v12:
==> flow/design.v <==
module uart_rx#(
	parameter CLK_FRE 	= 50,
	parameter UART_RATE = 115200
	) (
	input 				clk,    
	input 				rst_n,
	output 	 			recv_en,	
	output reg 	[ 7:0] 	recv_data,	
	input 				rx_pin 
);
parameter  RATE_CNT = (CLK_FRE * 1000_000 / UART_RATE) - 1;
reg [10:0] clk_cnt;
localparam WAIT = 2'd0, START = 2'd1, RECV = 2'd2, STOP = 2'd3;
reg [1:0] state;
assign recv_en = clk_cnt == RATE_CNT * 3 / 2;
reg [ 7:0] recv_data_r;
reg [ 2:0] recv_cnt;
always@(posedge clk)
	if(!rst_n)begin
		state 		<= WAIT;
		clk_cnt 	<= 0;
		recv_data 	<= 0;
	end
	else
	case(state)
		WAIT:
			if(!rx_pin)begin 
				recv_cnt <= 'd0;
				state <= START;
			end
		START:begin 
			if(clk_cnt == RATE_CNT / 2)begin 
				clk_cnt <= 0;
				state <= RECV;
			end
			else
				clk_cnt <= clk_cnt + 1;
		end
		RECV:begin 
			if(clk_cnt == RATE_CNT)begin 
				clk_cnt <= 0;
				recv_data_r[recv_cnt] <= rx_pin;
				recv_cnt <= recv_cnt + 1;
				state <= (recv_cnt == 7 )?STOP : RECV ;
			end
			else
				clk_cnt <= clk_cnt + 1;
		end
		STOP:begin 
			recv_data <= recv_data_r;
			if(clk_cnt == RATE_CNT * 3 / 2)begin 
				clk_cnt <= 0;
				state <= WAIT;
			end
			else 
				clk_cnt <= clk_cnt + 1;
		end
	endcase
endmodule
module uart_tx#(
	parameter CLK_FRE 	= 50,
	parameter UART_RATE = 115200
	) (
	input 				clk,    
	input 				rst_n,
	input 				send_en ,	
	output 	 			send_busy ,	
	input 		[ 7:0] 	send_data ,	
	output reg 			tx_pin
);
parameter  RATE_CNT = (CLK_FRE * 1000_000 / UART_RATE) - 1;
reg [10:0] clk_cnt;
localparam WAIT = 2'd0, START = 2'd1, SEND = 2'd2, STOP = 2'd3;
reg [1:0] state;
assign send_busy = state != WAIT;
reg [ 7:0] send_data_r;
reg [ 2:0] send_cnt;
always@(posedge clk)
	if(!rst_n)begin
		state 	<= WAIT;
		clk_cnt <= 0;
		tx_pin 	<= 1;
	end
	else
	case(state)
		WAIT:
			if(send_en)begin 
				send_data_r <= send_data;
				send_cnt <= 'd0;
				state <= START;
			end
		START:begin 
			tx_pin <= 0;
			if(clk_cnt == RATE_CNT)begin 
				clk_cnt <= 0;
				state <= SEND;
			end
			else
				clk_cnt <= clk_cnt + 1;
		end
		SEND:begin 
			tx_pin <= send_data_r[send_cnt];
			if(clk_cnt == RATE_CNT)begin 
				clk_cnt <= 0;
				send_cnt <= send_cnt + 1;
				state <= (send_cnt == 7 )?STOP : SEND ;
			end
			else
				clk_cnt <= clk_cnt + 1;
		end
		STOP:begin 
			tx_pin <= 1;
			if(clk_cnt == RATE_CNT)begin 
				clk_cnt <= 0;
				state <= WAIT;
			end
			else
				clk_cnt <= clk_cnt + 1;
		end
	endcase
endmodule
module uart_top (
	input 		clk,    
	input 		rst_n,
	input 		uart_rx,
	output		uart_tx
);
parameter CLK_FRE 		= 50;
parameter UART_RATE 	= 115200;
localparam SEND = 2'd0, WAIT = 2'd1;
reg [1:0] state;
reg  [31:0] wait_cnt;
reg  [ 7:0] send_cnt;
reg  [ 7:0] send_data;
reg  	    send_en;
wire [ 7:0] recv_data;
wire 		recv_en;
wire 		send_busy;
parameter 	ENG_NUM  = 9; 
parameter 	CHE_NUM  = 2; 
parameter 	DATA_NUM = CHE_NUM * 3 + ENG_NUM;  
wire [ DATA_NUM * 8 - 1:0] char_data = {8'hE4,8'hBD,8'hA0,8'hE5,8'hA5,8'hBD,"  World","\r\n"};
wire [ 7:0] char_byte = (send_cnt < DATA_NUM) ? char_data[ (DATA_NUM - 1 - send_cnt) * 8 +: 8] : 8'h00;
always@(posedge clk)
	if(!rst_n)begin
		state 		<= SEND;
		wait_cnt 	<= 0;
		send_cnt 	<= 0;
		send_en 	<= 'b0;
	end
	else
	case(state)
		SEND:begin  
			if(send_cnt == DATA_NUM + 1)begin 
				send_en 	<= 'b0;
				send_cnt 	<=  0;
				state 		<= WAIT;
			end
			else if(!send_busy)begin
				send_en 	<= 'b1;
				send_data 	<= char_byte;
				send_cnt 	<= send_cnt + 1;
			end
		end
		WAIT: 
			if(wait_cnt == CLK_FRE * 1000_000)begin 
				wait_cnt <= 0;
				state <= SEND;
			end
			else begin
				send_en <= recv_en;
				send_data <= recv_data;
				wait_cnt <= wait_cnt + 1;
			end
	endcase
uart_tx #(
	.CLK_FRE 	(CLK_FRE 	),
	.UART_RATE 	(UART_RATE 	)
	)uart_tx_m0(
	.clk 		(clk 		),
	.rst_n 		(rst_n 		),
	.send_en 	(send_en 	),
	.send_busy 	(send_busy 	),
	.send_data 	(send_data 	),
	.tx_pin 	(uart_tx 	)
	);
uart_rx #(
	.CLK_FRE 	(CLK_FRE 	),
	.UART_RATE 	(UART_RATE 	)
	)uart_rx_m0(
	.clk 		(clk 		),
	.rst_n 		(rst_n 		),
	.recv_en 	(recv_en 	),
	.recv_data 	(recv_data 	),
	.rx_pin 	(uart_rx 	)
	);
endmodule
==> flow/config.mk <==
export PLATFORM = sky130hd
export DESIGN_NAME = uart_top
export DESIGN_NICKNAME = uart_top
export VERILOG_FILES = /design/flow/design.v
export SDC_FILE = /design/flow/constraint.sdc
export NUM_CORES = 4
export LEC_CHECK = 0
export CAP_MARGIN = 20
export CELL_PAD_IN_SITES_DETAIL_PLACEMENT = 0
export CORE_ASPECT_RATIO = 0.57
export CORE_MARGIN = 2
export CORE_UTILIZATION = 62
export CTS_CLUSTER_DIAMETER = 320
export CTS_CLUSTER_SIZE = 40
export SETUP_SLACK_MARGIN = 0.27
export SLEW_MARGIN = 10
export TNS_END_PERCENT = 80
==> flow/constraint.sdc <==
create_clock -name core_clock -period 5.91 [get_ports {clk}]
set_input_delay 1.1820 -clock core_clock [delete_from_list [all_inputs] [get_ports {clk}]]
set_output_delay 1.1820 -clock core_clock [all_outputs]
set_load 0.01 [all_outputs]
run.sh (not shown) runs the stock make flow with config.mk's settings and CLKGATE_MAP_FILE=.
Per the final summary, v12 finished and its layout is clean on timing, DRC and antenna.
Input changes introduced in v39 (baseline for comparison: v12):
Settings: a deleted SETUP_SLACK_MARGIN that had been 0.27; a deleted CELL_PAD_IN_SITES_DETAIL_PLACEMENT that had been 0; a change of CORE_UTILIZATION from 62 to 60; a deleted TNS_END_PERCENT that had been 80; a deleted CTS_CLUSTER_SIZE that had been 40; a deleted CORE_ASPECT_RATIO that had been 0.57; a deleted CTS_CLUSTER_DIAMETER that had been 320; a change of SLEW_MARGIN from 10 to 20; a change of the clock period (ns, I/O delays scaled along) from 5.91 to 11.4.
==> comparison <==
On part of the cycle the worst path needs: between v39 and v12, it ends up higher for v12.
Higher sequential share of layout area goes to v39 over v12.
On v39: required time at the worst-slack endpoint is 5.52 ns higher than what v12 gave.
From v12 to v39 the numbers moved as follows: area share of buffers outside the clock network was more or less identical, part of the total power dissipated in sequential elements climbed 6.1 points, final core utilization down 4.5 points.
Final area: v39 < v12
What v11 does differently from v39 at the input level:
Settings: changing CORE_UTILIZATION from 60 to 72; changing the clock period (ns, I/O delays scaled along) from 11.4 to 5.89.
Findings:
- From v39 to v11 the numbers moved as follows: die size fell about 16%; design area essentially unchanged; post-route worst setup slack saw a decrease; overall power increased about 90%.
No activity file was given, so power comes from the tool's default toggle rates.
